Design Top, start of the top module:
module Top(
  input         clock,
                reset,
  input  [31:0] io_address,
  input         io_addr_strobe,
  input  [31:0] io_write_data,
  input         io_write_strobe,
  input  [3:0]  io_byte_enable,
  input         io_read_strobe,
  output [31:0] io_read_data,
  input  [15:0] sw,
  output [15:0] led,
  output [7:0]  anode_assert,
  output [6:0]  segs
);
Settings: LEC_CHECK=0, CAP_MARGIN=0, CORE_MARGIN=2, CORE_UTILIZATION=71, CTS_CLUSTER_DIAMETER=26, CTS_CLUSTER_SIZE=37, SETUP_SLACK_MARGIN=0.23, SLEW_MARGIN=20; clock period 3.81 ns.
run.sh (not shown) runs the stock make flow with config.mk's settings and CLKGATE_MAP_FILE=.
The first run never finished: it broke off in clock tree synthesis.
Edit:
Settings changed: CAP_MARGIN 0 to 20, CORE_UTILIZATION 71 to 66, CTS_CLUSTER_DIAMETER 26 to not set, CTS_CLUSTER_SIZE 37 to not set, SETUP_SLACK_MARGIN 0.23 to not set.
Clock period 3.81 ns to 1.06 ns, I/O delays scaled along.
Outcome: The changed run failed in clock tree synthesis; synthesized cell count stays the same; synthesized area is unchanged; die area came out higher by 7.3%.


## main
Top again, from the RTL that the note above started with.
==> flow/config.mk <==
export PLATFORM = sky130hd
export DESIGN_NAME = Top
export DESIGN_NICKNAME = Top
export VERILOG_FILES = /design/flow/design.v
export SDC_FILE = /design/flow/constraint.sdc
export NUM_CORES = 4
export LEC_CHECK = 0
export CAP_MARGIN = 20
export CELL_PAD_IN_SITES_DETAIL_PLACEMENT = 1
export CORE_ASPECT_RATIO = 0.56
export CORE_MARGIN = 2
export CORE_UTILIZATION = 25
export CTS_CLUSTER_DIAMETER = 38
export CTS_CLUSTER_SIZE = 45
export GPL_TIMING_DRIVEN = 1
export MIN_ROUTING_LAYER = met2
export PLACE_DENSITY = 0.5
export SETUP_SLACK_MARGIN = 0.77
export SLEW_MARGIN = 20
==> flow/constraint.sdc <==
create_clock -name core_clock -period 5.1 [get_ports {clock}]
set_input_delay 1.0200 -clock core_clock [delete_from_list [all_inputs] [get_ports {clock}]]
set_output_delay 1.0200 -clock core_clock [all_outputs]
set_load 0.01 [all_outputs]
main: full flow OK, the timing, DRC and antenna checks passed
Relative to main, the following input files were edited for the feature branch:
Settings: CTS_CLUSTER_DIAMETER removed (was 38); PLACE_DENSITY removed (was 0.5); SETUP_SLACK_MARGIN removed (was 0.77); CELL_PAD_IN_SITES_GLOBAL_PLACEMENT newly set to 0; CORE_ASPECT_RATIO removed (was 0.56); GPL_TIMING_DRIVEN removed (was 1); CORE_UTILIZATION changed from 25 to 66; MIN_ROUTING_LAYER changed from met2 to met1; MAX_ROUTING_LAYER newly set to met4; CELL_PAD_IN_SITES_DETAIL_PLACEMENT removed (was 1); CTS_CLUSTER_SIZE removed (was 45); the clock period (ns, I/O delays scaled along) changed from 5.1 to 3.82.
[summary]
- main and the feature branch: one clean run, main; the rest did not finish clean.
- Vertical die size in the feature branch is 29 um lower than in main
- Looking at internal power, the feature branch sits 30% above main.
- The feature branch vs. main: final area down 4.1%; number of buffers added for setup after CTS lower; power went up 20%; global-route total usage across every layer rose 11 points.


Starting RTL as in the previous note.
Settings: LEC_CHECK=0, CAP_MARGIN=5, CELL_PAD_IN_SITES_DETAIL_PLACEMENT=1, CELL_PAD_IN_SITES_GLOBAL_PLACEMENT=1, CORE_ASPECT_RATIO=1.06, CORE_MARGIN=2, CORE_UTILIZATION=22, MAX_ROUTING_LAYER=met5, MIN_ROUTING_LAYER=met1, PLACE_DENSITY_LB_ADDON=0.19, SETUP_SLACK_MARGIN=-0.09, SLEW_MARGIN=40; clock period 3.82 ns.
The baseline finished but failed the layout checks on setup timing.
Rerun with:
CAP_MARGIN = 20   (was 5)
CELL_PAD_IN_SITES_DETAIL_PLACEMENT = default   (was 1)
CELL_PAD_IN_SITES_GLOBAL_PLACEMENT = default   (was 1)
CORE_ASPECT_RATIO = default   (was 1.06)
CORE_UTILIZATION = 40   (was 22)
MAX_ROUTING_LAYER = default   (was met5)
MIN_ROUTING_LAYER = default   (was met1)
PLACE_DENSITY_LB_ADDON = default   (was 0.19)
SETUP_SLACK_MARGIN = default   (was -0.09)
SLEW_MARGIN = 20   (was 40)
clock period = 4.5 ns   (was 3.82 ns; I/O delays follow)
Outcome:
- The changed run finished clean
- worst setup slack gets better by 420 ps
- sequential cell count does not change
- core utilization rose by 21 points
- clock skew fell by 5.5 ps
- hold slack hardly moves
- routed wire length fell by about a fifth
Rerun with:
CORE_UTILIZATION = 38   (was 40)
CTS_CLUSTER_DIAMETER = 119   (was default)
GPL_TIMING_DRIVEN = 0   (was default)
MIN_ROUTING_LAYER = met2   (was default)
PLACE_DENSITY_LB_ADDON = 0.19   (was default)
After rerunning: Now the flow ran to the end with violations: setup timing. Total power goes up by 6.7%. Worst hold slack barely changes. Clock-buffer cell count rose by 2.
Rerun with:
CAP_MARGIN = 35   (was 20)
CORE_UTILIZATION = 68   (was 38)
CTS_CLUSTER_DIAMETER = default   (was 119)
CTS_CLUSTER_SIZE = 36   (was default)
GPL_TIMING_DRIVEN = default   (was 0)
HOLD_SLACK_MARGIN = -0.08   (was default)
MIN_ROUTING_LAYER = default   (was met2)
PLACE_DENSITY_LB_ADDON = default   (was 0.19)
clock period = 3.79 ns   (was 4.5 ns; I/O delays follow)
After rerunning:
- The changed run finished but failed the layout checks on setup timing
- wire length falls by roughly a tenth
- synthesized area does not change
- final area fell slightly


== run A ==
Starting RTL as in the previous note.
export LEC_CHECK = 0
export CAP_MARGIN = 20
export CELL_PAD_IN_SITES_GLOBAL_PLACEMENT = 0
export CORE_MARGIN = 2
export CORE_UTILIZATION = 58
export MAX_ROUTING_LAYER = met5
export MIN_ROUTING_LAYER = met1
export PLACE_DENSITY_LB_ADDON = 0.19
export SLEW_MARGIN = 20
create_clock -name core_clock -period 3.82 [get_ports {clock}]
Although run A finished all stages, its layout failed final checks on negative setup slack.
The inputs of run B differ from those of run A as listed below.
# run A
export LEC_CHECK = 0
export CAP_MARGIN = 20
export CELL_PAD_IN_SITES_GLOBAL_PLACEMENT = 0
export CORE_MARGIN = 2
export CORE_UTILIZATION = 58
export MAX_ROUTING_LAYER = met5
export MIN_ROUTING_LAYER = met1
export PLACE_DENSITY_LB_ADDON = 0.19
export SLEW_MARGIN = 20
create_clock -name core_clock -period 3.82 [get_ports {clock}]
# run B
export LEC_CHECK = 0
export CAP_MARGIN = 20
export CORE_MARGIN = 2
export CORE_UTILIZATION = 17
export SLEW_MARGIN = 20
create_clock -name core_clock -period 4.45 [get_ports {clock}]
--- outcome ---
Run B completed end to end with timing, DRC and antenna clean.
Looking at areal power density over the cells across run B and run A, the one that comes out higher is run A.
Per the comparison of run B with run A, total power dropped 6.6%; routed via count divided by cell count dropped 28%.
### run B -> run C
# run B
export LEC_CHECK = 0
export CAP_MARGIN = 20
export CORE_MARGIN = 2
export CORE_UTILIZATION = 17
export SLEW_MARGIN = 20
create_clock -name core_clock -period 4.45 [get_ports {clock}]
# run C
export LEC_CHECK = 0
export CAP_MARGIN = 0
export CORE_MARGIN = 2
export CORE_UTILIZATION = 67
export CTS_CLUSTER_SIZE = 33
export SLEW_MARGIN = 20
create_clock -name core_clock -period 3.69 [get_ports {clock}]
## What came out
Run C completed end to end; final checks failed (negative setup slack). On via count of the routed design, run C does worse than run B. Comparing run B and run C, the higher static leakage was measured on run C. Non-filler instance count after layout, run B and run C: lower on run C. Delta (run C minus run B): number of buffers added for setup after CTS up 6; standard cell core area down about 75%. Run B → run C: met2 usage +53 points; critical path depth +5.
The following lists how run D was set up differently from run C:
# run C
export LEC_CHECK = 0
export CAP_MARGIN = 0
export CORE_MARGIN = 2
export CORE_UTILIZATION = 67
export CTS_CLUSTER_SIZE = 33
export SLEW_MARGIN = 20
create_clock -name core_clock -period 3.69 [get_ports {clock}]
# run D
export LEC_CHECK = 0
export ABC_AREA = 1
export CAP_MARGIN = 20
export CORE_MARGIN = 2
export CORE_UTILIZATION = 68
export SLEW_MARGIN = 20
create_clock -name core_clock -period 0.995 [get_ports {clock}]
Flow for run D halted at detailed placement (3_5_place_dp), error code DPL-0038. Against run C, total cells reported by yosys after synthesis in run D rose by more than a quarter. Summary: with run C as the reference, synthesized cell count in run D moved up by more than a quarter. Xor/xnor share of the synthesized area, run D and run C, higher one = run C. On die boundary width, the lower figure sits with run C, not run D.
No activity file was given, so power comes from the tool's default toggle rates.
